==> trial 42 <==
==> flow/design.v <==
module ctrl(
        input                   clk,
        input                   reset,
        input                   init_en_2,
        input                   init_done,
        input                   for_load_done,
        input                   for_done,
        input                   for_op_done,
        input                   back_load_done,
        input                   back_done,
        output reg              init_en,
        output reg              for_en,
        output reg              for_load_en,
        output reg              back_en,
        output reg              back_load_en,
        output reg              sti_rd,
        output reg              res_wr,
        output reg              res_rd
        );
        parameter IDLE = 3'b000,  INIT = 3'b001, LOAD = 3'b010, FOR = 3'b011, BACK = 3'b100;
        reg [2:0] cstate, nstate;
        always@(posedge clk)begin
                if(!reset)
                        cstate <= 3'b0;
                else
                        cstate <= nstate;
        end
        always@*begin
                case(cstate)
                        IDLE:begin
                                if(!reset) nstate = IDLE;
                                else nstate = INIT;
                        end
                        INIT:begin
                                if(init_done)
                                        nstate = LOAD;
                                else
                                        nstate = INIT;
                        end
                        LOAD:begin
                                if(for_load_done)
                                        nstate = FOR;
                                else if(back_load_done)
                                        nstate = BACK;
                                else
                                        nstate = LOAD;
                        end
                        FOR:begin
                                if(for_done)
                                        nstate = LOAD;
                                else
                                        nstate = FOR;
                        end
                        BACK:begin
                                if(back_done)
                                        nstate = LOAD;
                                else
                                        nstate = BACK;
                        end
                        default: nstate = IDLE;
                endcase
        end
        always@*begin
                case(cstate)
                        IDLE:begin
                                init_en = 1'b0;
                                for_load_en = 1'b0;
                                for_en = 1'b0;
                                back_load_en = 1'b0;
                                back_en = 1'b0;
                                sti_rd = 1'b0;
                                res_wr = 1'b0;
                                res_rd = 1'b0;
                        end
                        INIT:begin
                                init_en = 1'b1;
                                for_load_en = 1'b0;
                                for_en = 1'b0;
                                back_load_en = 1'b0;
                                back_en = 1'b0;
                                sti_rd = 1'b1;   
                                res_wr = init_en_2;
                                res_rd = 1'b0;
                        end
                        LOAD:begin
                                init_en = 1'b0;
                                for_load_en = (!for_op_done);
                                for_en = 1'b0;
                                back_load_en = for_op_done;
                                back_en = 1'b0;
                                sti_rd = 1'b0;
                                res_wr = 1'b0;
                                res_rd = 1'b1;
                        end
                        FOR:begin
                                init_en = 1'b0;
                                for_load_en = 1'b1;
                                for_en = 1'b1;
                                back_load_en = 1'b0;
                                back_en = 1'b0;
                                sti_rd = 1'b0;
                                res_wr = 1'b1;
                                res_rd = 1'b0;
                        end
                        BACK:begin
                                init_en = 1'b0;
                                for_load_en = 1'b0;
                                for_en = 1'b0;
                                back_load_en = 1'b1;
                                back_en = 1'b1;
                                sti_rd = 1'b0;
                                res_wr = 1'b1;
                                res_rd = 1'b0;
                        end
                        default:begin
                                init_en = 1'b0;
                                for_load_en = 1'b0;
                                for_en = 1'b0;
                                back_load_en = 1'b0;
                                back_en = 1'b0;
                                sti_rd = 1'b0;
                                res_wr = 1'b0;
                                res_rd = 1'b0;
                        end
                endcase
        end
endmodule
module init(
        input                   clk,
        input                   reset,
        input                   init_en,
        input                   for_en,
        output  reg             init_en_2,
        output                  init_done,
        output  reg     [9:0]   sti_addr ,
        input           [15:0]  sti_di,
        output  reg     [13:0]  res_addr_init ,
        output  reg     [7:0]   res_do_init
        );
        reg [9:0]       cnt_sti;   
        reg [3:0]       cnt_ini;   
        reg [13:0]      cnt_res;   
        reg [7:0]       sti_tmp15;
        wire [9:0]      sti_addr_tmp;
        assign  init_done = (cnt_res == 14'h3FFF);
        always@(posedge clk)begin
                if(!reset)
                        cnt_ini <= 4'd15;
                else if(init_en)
                        cnt_ini <= cnt_ini - 1;   
        end
        always@(posedge clk)begin
                if(!reset)
                        cnt_sti <= 10'b0;
                else if(init_en && (cnt_ini == 4'd0))
                        cnt_sti <= cnt_sti + 1;
        end
        always@*begin
                if(init_en)
                        sti_addr = cnt_sti;
                else
                        sti_addr = 10'd0;
        end
        always@(posedge clk)begin
                if(init_en)
                        sti_tmp15 <= {6'b0, sti_di[0]};
        end
        always@(posedge clk)begin
                init_en_2 <= init_en;
        end
        always@(posedge clk)begin
                if(!reset)
                        cnt_res <= 14'b0;
                else if(init_en_2)
                        cnt_res <= cnt_res + 1;
        end
        always@*begin
                res_addr_init = cnt_res;
        end
        assign sti_addr_tmp = cnt_ini+1;
        always@*begin
                if(init_en_2)begin
                        if(cnt_ini == 4'hF)
                                res_do_init = 8'h00 | sti_tmp15;   
                        else
                                res_do_init = 8'h00 | {7'b0, sti_di[sti_addr_tmp]};   
                end
                else
                        res_do_init = 8'h00;
        end
endmodule
module forward(
        input                   clk,
        input                   reset,
        input                   for_load_en,
        input                   for_en,
        output                  for_load_done,
        output                  for_done,
        output  reg             for_op_done,
        output  reg     [13:0]  res_addr_for,
        output  reg     [7:0]   res_do_for,
        input           [7:0]   res_di
        );
        reg [13:0]      cur;    
        reg [2:0]       cnt_for;   
        reg [7:0]       pixel_tmp[4:0];
        reg [7:0]      min_tmp0, min_tmp1, for_out;
        assign pass = (cur[6:0] == 7'b0) || (cur[6:0] == 7'h7F) || (cur>= 14'h3F80) || (for_load_en && (cnt_for == 3'd0) && (res_di == 8'd0));
        assign for_load_done = (cnt_for == 4'd4);
        assign for_done = (cnt_for == 3'd5);
        always@(posedge clk)begin
                if(!reset)
                        cur <= 14'd128;   
                else if(pass ||(for_load_en && for_done))
                        cur <= cur + 1;
        end
        always@(posedge clk)begin
                if(!reset)
                        cnt_for <= 3'd0;
                else if(pass || (cnt_for == 3'd6))   
                        cnt_for <= 3'd0;
                else if((!pass) && for_load_en && (!for_op_done))
                        cnt_for <= cnt_for + 1;
        end
        always@(posedge clk)begin
                if(!reset)
                        for_op_done <= 1'b0;
                else if(for_load_en && (cur == 14'h3FFF))
                        for_op_done <= 1'b1;   
        end
        always@*begin
                case(cnt_for)
                        3'd0: res_addr_for = cur;
                        3'd1: res_addr_for = cur - 14'd129;
                        3'd2: res_addr_for = cur - 14'd128;
                        3'd3: res_addr_for = cur - 14'd127;
                        3'd4: res_addr_for = cur - 14'd1;
                        3'd5: res_addr_for = cur;   
                        default: res_addr_for = 14'd0;
                endcase
        end
        always@(posedge clk)begin
                if(!reset)begin
                        pixel_tmp[0] <= 8'hFF;
                        pixel_tmp[1] <= 8'hFF;
                        pixel_tmp[2] <= 8'hFF;
                        pixel_tmp[3] <= 8'hFF;
                        pixel_tmp[4] <= 8'hFF;
                end
                else if(  for_load_en && (!for_op_done))begin
                        pixel_tmp[cnt_for] <= res_di;
                end
        end
        always@*begin
                if(cnt_for == 3'd5)begin
                        min_tmp0 = (pixel_tmp[1] <= pixel_tmp[2])? pixel_tmp[1] : pixel_tmp[2];
                        min_tmp1 = (pixel_tmp[3] <= pixel_tmp[4])? pixel_tmp[3] : pixel_tmp[4];
                        for_out = (min_tmp0 <= min_tmp1)? min_tmp0+1 : min_tmp1+1;
                end
                else begin
                        min_tmp0 = 7'd0;
                        min_tmp1 = 7'd0;
                        for_out = 7'd0;
                end
        end
        always@*begin
                if(cnt_for >= 3'd5)
                        res_do_for = for_out;
                else
                        res_do_for = 7'd0;
        end
endmodule
module backward(
        input                   clk,
        input                   reset,
        input                   back_load_en,
        input                   back_en,
        output                  back_load_done,
        output                  back_done,
        output                  done,
        output  reg     [13:0]  res_addr_back,
        output  reg     [7:0]   res_do_back,
        input           [7:0]   res_di
        );
        reg [13:0]      cur;    
        reg [2:0]       cnt_back;   
        reg [7:0]       pixel_tmp[4:0];
        reg             back_op_done;
        reg [7:0]      min_tmp0, min_tmp1, min_tmp2, back_out;
        assign pass = (cur[6:0] == 7'b0) || (cur[6:0] == 7'h7F);
        assign back_load_done = (cnt_back == 4'd4);
        assign back_done = (cnt_back == 3'd5);
        assign done = back_op_done;
        always@(posedge clk)begin
                if(!reset)
                        cur <= 14'h3F7E;   
                else if(pass || (back_load_en && back_done))
                        cur <= cur - 1;
        end
        always@(posedge clk)begin
                if(!reset)
                        cnt_back <= 3'd0;
                else if(pass || (cnt_back == 3'd6))
                        cnt_back <= 3'd0;
                else if((!pass) && back_load_en && (!back_op_done))
                        cnt_back <= cnt_back + 1;
        end
        always@(posedge clk)begin
                if(!reset)
                        back_op_done <= 1'b0;
                else if(cur == 14'h0001)
                        back_op_done <= 1'b1;
        end
        always@*begin
                case(cnt_back)
                        3'd0: res_addr_back = cur;
                        3'd1: res_addr_back = cur + 1;
                        3'd2: res_addr_back = cur + 127;
                        3'd3: res_addr_back = cur + 128;
                        3'd4: res_addr_back = cur + 129;
                        3'd5: res_addr_back = cur;   
                        default: res_addr_back = 14'd0;
                endcase
        end
        always@(posedge clk)begin
                if(!reset)begin
                        pixel_tmp[0] <= 8'hFF;
                        pixel_tmp[1] <= 8'hFF;
                        pixel_tmp[2] <= 8'hFF;
                        pixel_tmp[3] <= 8'hFF;
                        pixel_tmp[4] <= 8'hFF;
                end
                else if(back_load_en && (!back_op_done))
                        pixel_tmp[cnt_back] <= res_di;
        end
        always@*begin
                if(cnt_back == 3'd5)begin
                        min_tmp0 = (pixel_tmp[0] <= (pixel_tmp[1]+1))? pixel_tmp[0] : (pixel_tmp[1] + 1);
                        min_tmp1 = ((pixel_tmp[2]+1) <= (pixel_tmp[3]+1))? (pixel_tmp[2]+1) : (pixel_tmp[3]+1);
                        min_tmp2 = ((pixel_tmp[4]+1) <= min_tmp1)? (pixel_tmp[4]+1) : min_tmp1;
                        back_out = (min_tmp0 <= min_tmp2)? min_tmp0 : min_tmp2;
                end
                else begin
                        min_tmp0 = 7'd0;
                        min_tmp1 = 7'd0;
                        min_tmp2 = 7'd0;
                        back_out = 7'd0;
                end
        end
        always@*begin
                if(cnt_back >= 3'd5)
                        res_do_back = back_out;
                else
                        res_do_back = 7'd0;
        end
endmodule
module DT(
        input                   clk,
        input                   reset,
        output                  done,
        output                  sti_rd,
        output  [9:0]           sti_addr,
        input   [15:0]          sti_di,
        output                  res_wr,
        output                  res_rd,
        output  reg [13:0]      res_addr,
        output  reg [7:0]       res_do,
        input   [7:0]           res_di
        );
        wire [7:0] res_do_init, res_do_for, res_do_back;
        wire [13:0] res_addr_init, res_addr_for, res_addr_back;
        wire init_en, init_en_2, load_en, for_load_en, for_en, back_load_en, back_en;
        wire init_done, for_load_done, back_load_done, for_done, for_op_done, back_done;
        always@*begin
                case({init_en_2, for_en, back_en})
                        3'b100: res_do = res_do_init;
                        3'b010: res_do = res_do_for;
                        3'b001: res_do = res_do_back;
                        default:res_do = 8'd0;
                endcase
        end
        always@*begin
                case({init_en_2, for_load_en, back_load_en})
                        3'b100: res_addr = res_addr_init;
                        3'b010: res_addr = res_addr_for;
                        3'b001: res_addr = res_addr_back;
                        default:res_addr = 14'b0;
                endcase
        end
        init u_init(.clk(clk),
                    .reset(reset),
                    .init_en(init_en),
                    .for_en(for_en),
                    .init_done(init_done),
                    .init_en_2(init_en_2),
                    .sti_addr(sti_addr),
                    .sti_di(sti_di),
                    .res_addr_init(res_addr_init),
                    .res_do_init(res_do_init)
                    );
        forward u_for(.clk(clk),
                      .reset(reset),
                      .for_load_en(for_load_en),
                      .for_en(for_en),
                      .for_load_done(for_load_done),
                      .for_done(for_done),
                      .for_op_done(for_op_done),
                      .res_addr_for(res_addr_for),
                      .res_do_for(res_do_for),
                      .res_di(res_di)
                      );
        backward u_back(.clk(clk),
                        .reset(reset),
                        .back_load_en(back_load_en),
                        .back_en(back_en),
                        .back_load_done(back_load_done),
                        .back_done(back_done),
                        .done(done),
                        .res_addr_back(res_addr_back),
                        .res_do_back(res_do_back),
                        .res_di(res_di)
                        );
        ctrl u_ctrl(.clk(clk),
                    .reset(reset),
                    .init_en_2(init_en_2),
                    .init_done(init_done),
                    .for_load_done(for_load_done),
                    .for_done(for_done),
                    .for_op_done(for_op_done),
                    .back_load_done(back_load_done),
                    .back_done(back_done),
                    .init_en(init_en),
                    .for_en(for_en),
                    .for_load_en(for_load_en),
                    .back_en(back_en),
                    .back_load_en(back_load_en),
                    .sti_rd(sti_rd),
                    .res_wr(res_wr),
                    .res_rd(res_rd)
                    );
endmodule
==> flow/run.sh <==
#!/bin/bash
# the make line also repeats each setting of config.mk as NAME=value (left out here)
make -C /OpenROAD-flow-scripts/flow DESIGN_CONFIG=/design/flow/config.mk WORK_HOME=/design/flow/orfs CLKGATE_MAP_FILE= finish
==> flow/config.mk <==
export PLATFORM = sky130hd
export DESIGN_NAME = DT
export DESIGN_NICKNAME = DT
export VERILOG_FILES = /design/flow/design.v
export SDC_FILE = /design/flow/constraint.sdc
export NUM_CORES = 4
export LEC_CHECK = 0
export ABC_AREA = 1
export CAP_MARGIN = 25
export CELL_PAD_IN_SITES_GLOBAL_PLACEMENT = 3
export CORE_ASPECT_RATIO = 1.15
export CORE_MARGIN = 3
export CORE_UTILIZATION = 40
export CTS_CLUSTER_SIZE = 65
export GPL_ROUTABILITY_DRIVEN = 0
export MIN_ROUTING_LAYER = met2
export PLACE_DENSITY_LB_ADDON = 0.26
export SETUP_SLACK_MARGIN = -0.78
export SLEW_MARGIN = 20
export TNS_END_PERCENT = 50
==> flow/constraint.sdc <==
create_clock -name core_clock -period 9.0 [get_ports {clk}]
set_input_delay 1.8000 -clock core_clock [delete_from_list [all_inputs] [get_ports {clk}]]
set_output_delay 1.8000 -clock core_clock [all_outputs]
set_load 0.01 [all_outputs]
==> build 65 (differences from trial 42) <==
- CAP_MARGIN: 25 -> 15
- MAX_ROUTING_LAYER: default -> met4
- PLACE_DENSITY: default -> 0.8
- PLACE_DENSITY_LB_ADDON: 0.26 -> default
==> comparison table <==
| quantity | trial 42 | build 65 |
|---|---|---|
| Run status | aborted with a tool error | finished with violations |
| Stage where the flow stopped | 3_3_place_gp | - |
| Layout check failures | - | design-rule violations |
| Simple-gate share of the synthesized area | 0.337 | 0.337 |
| I/O pin cnt | 62 | 62 |
| Post-Syn Instances | 1591 | 1591 |
| Area fraction in full adders, half adders and majority gates | 0.113 | 0.113 |
| Area reported by Yosys stat | 11400 um^2 | 11400 um^2 |
| Core Util at FP | 0.411 | 0.411 |
| Post-Synth AOI/OAI Area | 0.123 | 0.123 |
| Synthesized net count | 1719 | 1719 |
| Async S/R FF share, synth | 0 | 0 |
| Primary flip-flop cell chosen by synthesis mapping | sky130_fd_sc_hd__edfxtp_1 | sky130_fd_sc_hd__edfxtp_1 |
| Post-synth tally of flip-flops with integrated enable | 73 | 73 |
| Core Footprint | 27700 um^2 | 27700 um^2 |
| Post-synthesis share of cell area spent on xor and xnor gates | 0.0246 | 0.0246 |
| Number of placement rows | 65 | 65 |
| Chip height | 187 um | 187 um |

* * *

==> 07-24 <==
RTL: the design.v shown in full above, as it stands there.
Settings: LEC_CHECK=0, CAP_MARGIN=20, CORE_MARGIN=2, CORE_UTILIZATION=40, SLEW_MARGIN=20; clock period 9.0 ns.
run.sh (not shown) runs the stock make flow with config.mk's settings and CLKGATE_MAP_FILE=.
==> 02-02 (differences from 07-24) <==
--- a/flow/config.mk
+++ b/flow/config.mk
@@ -6,6 +6,12 @@
 export NUM_CORES = 4
 export LEC_CHECK = 0
 export CAP_MARGIN = 20
-export CORE_MARGIN = 2
-export CORE_UTILIZATION = 40
+export CELL_PAD_IN_SITES_GLOBAL_PLACEMENT = 1
+export CORE_ASPECT_RATIO = 1.15
+export CORE_MARGIN = 3
+export CORE_UTILIZATION = 23
+export CTS_CLUSTER_SIZE = 65
+export GPL_ROUTABILITY_DRIVEN = 0
+export PLACE_DENSITY_LB_ADDON = 0.13
+export SETUP_SLACK_MARGIN = -0.78
 export SLEW_MARGIN = 20
==> 02-14 (differences from 07-24) <==
--- a/flow/config.mk
+++ b/flow/config.mk
@@ -5,7 +5,9 @@
 export SDC_FILE = /design/flow/constraint.sdc
 export NUM_CORES = 4
 export LEC_CHECK = 0
+export ABC_AREA = 1
 export CAP_MARGIN = 20
 export CORE_MARGIN = 2
-export CORE_UTILIZATION = 40
+export CORE_UTILIZATION = 68
+export SETUP_SLACK_MARGIN = -0.26
 export SLEW_MARGIN = 20
==> flow/constraint.sdc (replaced) <==
create_clock -name core_clock -period 6.06 [get_ports {clk}]
set_input_delay 1.2120 -clock core_clock [delete_from_list [all_inputs] [get_ports {clk}]]
set_output_delay 1.2120 -clock core_clock [all_outputs]
set_load 0.01 [all_outputs]
==> 06-28 (differences from 07-24) <==
--- a/flow/config.mk
+++ b/flow/config.mk
@@ -7,5 +7,7 @@
 export LEC_CHECK = 0
 export CAP_MARGIN = 20
 export CORE_MARGIN = 2
-export CORE_UTILIZATION = 40
+export CORE_UTILIZATION = 72
+export CTS_CLUSTER_DIAMETER = 396
+export SETUP_SLACK_MARGIN = 0.55
 export SLEW_MARGIN = 20
==> flow/constraint.sdc (replaced) <==
create_clock -name core_clock -period 4.06 [get_ports {clk}]
set_input_delay 0.8120 -clock core_clock [delete_from_list [all_inputs] [get_ports {clk}]]
set_output_delay 0.8120 -clock core_clock [all_outputs]
set_load 0.01 [all_outputs]
==> comparison <==
- The lowest sequential share of layout area belongs to 02-14, the highest to 07-24.
- In 07-24 the core utilization is higher than in 02-02, by 19 points.
- The highest worst setup slack belongs to 07-24, the lowest to 02-14.
- 07-24 produced a clean layout. 02-14 finished but fails on negative setup slack. 06-28 stopped in 4_1_cts with DPL-0033. 02-02 finished clean.
- The lowest first-iteration DRC count belongs to 02-02, the highest to 02-14.
- Power, highest first: 02-14, 07-24, 02-02.
==> figures <==
                                                               02-02                       02-14                      06-28       07-24
Status                                      timing/DRC/antenna clean  complete, but fails checks  aborted with a tool error  timing/DRC/antenna clean
Stage where the flow stopped                                       -                           -                    4_1_cts           -
Violated checks                                                    -        negative setup slack                          -           -
Quantity of hold-fixing buffers added after cts                    0                           0                          -           0
GR peak layer                                                   met2                        met2                          -        met2
Number of buffers added by the clock tree synthesis step          17                          17                          -          17
Worst slack on hold paths                                   446.5 ps                    489.9 ps                          -    445.8 ps
Non-clock buffer area fraction after layout                   5.497%                      9.236%                          -      5.405%
Logic area                                                6675 sq um                  7259 sq um                          -  6680 sq um
Clock distribution area overhead in the final layout          4.693%                      3.967%                          -      4.957%
Maximum net fanout on the critical path                           10                           8                          -          10
Wire length on met1                                        15,240 um                   13,750 um                          -   12,640 um
Critical path data required time                             7200 ps                     4850 ps                          -     7200 ps
Power figures rest on the tool's default switching activity, not on a simulated workload.
